Design accel_display, start of the top module:
module accel_display(
	input 		          		clk,         
	input 		          		reset_n,
	input 		     [1:0]		SW,
	input 		          		data_update,
	input 		     [15:0]		data_x,
	input 		     [15:0]		data_y,
	output		     [7:0]		HEX0,
	output		     [7:0]		HEX1,
	output		     [7:0]		HEX2,
	output		     [7:0]		HEX3,
	output		reg  [3:0]		VGA_B,
	output		reg  [3:0]		VGA_G,
	output		reg          	VGA_HS,
	output		reg  [3:0]		VGA_R,
	output		reg          	VGA_VS
);
For scale: ~3600 cells after synthesis, ~530 flip-flops, ~83 I/O pins, ~35000 µm² of cells after synthesis.
clock: 20.0 ns
lec_check: 0
abc_area: 0
cap_margin: 0
cell_pad_in_sites_detail_placement: 2
cell_pad_in_sites_global_placement: 2
core_margin: 2
core_utilization: 33
cts_cluster_diameter: 77
gpl_routability_driven: 1
gpl_timing_driven: 1
hold_slack_margin: -0.06
min_routing_layer: met2
setup_slack_margin: 1.95
slew_margin: 25
tns_end_percent: 15
run.sh (not shown) runs the stock make flow with config.mk's settings and CLKGATE_MAP_FILE=.
Change:
- ABC_AREA: 0 -> unset
- CAP_MARGIN: 0 -> 20
- CELL_PAD_IN_SITES_DETAIL_PLACEMENT: 2 -> unset
- CELL_PAD_IN_SITES_GLOBAL_PLACEMENT: 2 -> unset
- CORE_UTILIZATION: 33 -> 35
- CTS_CLUSTER_DIAMETER: 77 -> unset
- GPL_ROUTABILITY_DRIVEN: 1 -> unset
- GPL_TIMING_DRIVEN: 1 -> unset
- HOLD_SLACK_MARGIN: -0.06 -> unset
- MIN_ROUTING_LAYER: met2 -> unset
- PLACE_DENSITY: unset -> 0.6
- SETUP_SLACK_MARGIN: 1.95 -> unset
- SLEW_MARGIN: 25 -> 20
- TNS_END_PERCENT: 15 -> unset
- clock period: 20.0 -> 24.7 ns (I/O delays scaled with it)
=>
- utilization came out higher by 1.9 points
- routed wire length came out lower by a quarter to a third
- design area came out lower slightly
- setup slack is better by 4.6 ns

========
## build 81
accel_display again, from the RTL that the note above started with.
Design accel_display, start of the top module:
module accel_display(
	input 		          		clk,         
	input 		          		reset_n,
	input 		     [1:0]		SW,
	input 		          		data_update,
	input 		     [15:0]		data_x,
	input 		     [15:0]		data_y,
	output		     [7:0]		HEX0,
	output		     [7:0]		HEX1,
	output		     [7:0]		HEX2,
	output		     [7:0]		HEX3,
	output		reg  [3:0]		VGA_B,
	output		reg  [3:0]		VGA_G,
	output		reg          	VGA_HS,
	output		reg  [3:0]		VGA_R,
	output		reg          	VGA_VS
);
make LEC_CHECK=0 ABC_AREA=1 CAP_MARGIN=20 CORE_MARGIN=2 CORE_UTILIZATION=70 CTS_CLUSTER_SIZE=40 PLACE_DENSITY=0.64 SLEW_MARGIN=20 finish   # period 9.02 ns
Build 81 is listed as incomplete: the tool reported an error in 5_1_grt and the run ended there.
Input changes introduced in build 38 (baseline for comparison: build 81):
Settings: removing CTS_CLUSTER_SIZE (formerly 40); removing ABC_AREA (formerly 1); setting SETUP_SLACK_MARGIN to 3.63 for the first time; removing PLACE_DENSITY (formerly 0.64); changing CORE_UTILIZATION from 70 to 61; changing the clock period (ns, I/O delays scaled along) from 9.02 to 13.1.
--- outcome ---
Comparing build 81 and build 38, adder-cell share of the synthesized area is lower on build 81.
Diff build 81 -> build 38: post-synthesis chip area from yosys saw a decrease; sequential fraction of the synthesis area saw an increase; instance area after placement saw a decrease; die height saw an increase; number of buffers added for setup after CTS saw an increase.
Die: build 38 bigger than build 81
Build 38 vs build 81: half-perimeter wire length after detailed placement down
In the summary table, build 81 is marked failed, with error GRT-0232 raised in 5_1_grt.
Build 38 did not stop at any stage, and its layout met the timing, design-rule and antenna checks.
Setup changes, build 38 to build 83
Settings: changing CORE_UTILIZATION from 61 to 60; changing SETUP_SLACK_MARGIN from 3.63 to 3.42; changing the clock period (ns, I/O delays scaled along) from 13.1 to 11.8.
Comparing build 38 against build 83, there is no change at all in synthesized cell count.
Build 38 and build 83 ended up with roughly the same layout multi-input combinational cell count.
Number of sequential cells in the layout: build 38 vs build 83 identical
Min worst setup margin across build 83 and build 38: build 83
Comparing build 83 and build 38, core footprint is higher on build 83.
Compared with build 38, in build 83 first-pass GRT wire length lower; vertical die dimension higher; hold buffer count at cts roughly the same.
Vias after detailed routing, build 83 vs build 38: down slightly
Input changes introduced in build 85 (baseline for comparison: build 83):
Settings: PLACE_DENSITY: unset -> 0.6; SETUP_SLACK_MARGIN: 3.42 -> unset; ABC_AREA: unset -> 1; CORE_UTILIZATION: 60 -> 70; the clock period (ns, I/O delays scaled along): 11.8 -> 10.1.
## What came out
- Build 85 finished every stage; the final checks, however, were not passed, the failures being setup timing.
- Build 83 → build 85: layout clock buffer count up about 1.3%; via count of the first global-routing pass up 2785; clock power up 19%; die size down 13%.
- When build 85 is set beside build 83, its inverter count of the layout excluding clock inverters turns out to be 212 larger.
- Lower setup slack goes to build 85 over build 83.
- Build 83 vs build 85, cell type of the slowest stage on the worst timing path: or4b_4 vs fa_1
- Summary — via count, build 85 relative to build 83: higher, by 4863.
- Build 83 -> build 85: post-route DRC violation count delta 0, exact match
- Build 85 vs build 83, number of standard cells in the final layout excluding fillers went up by 870.
No activity file was given, so power comes from the tool's default toggle rates.
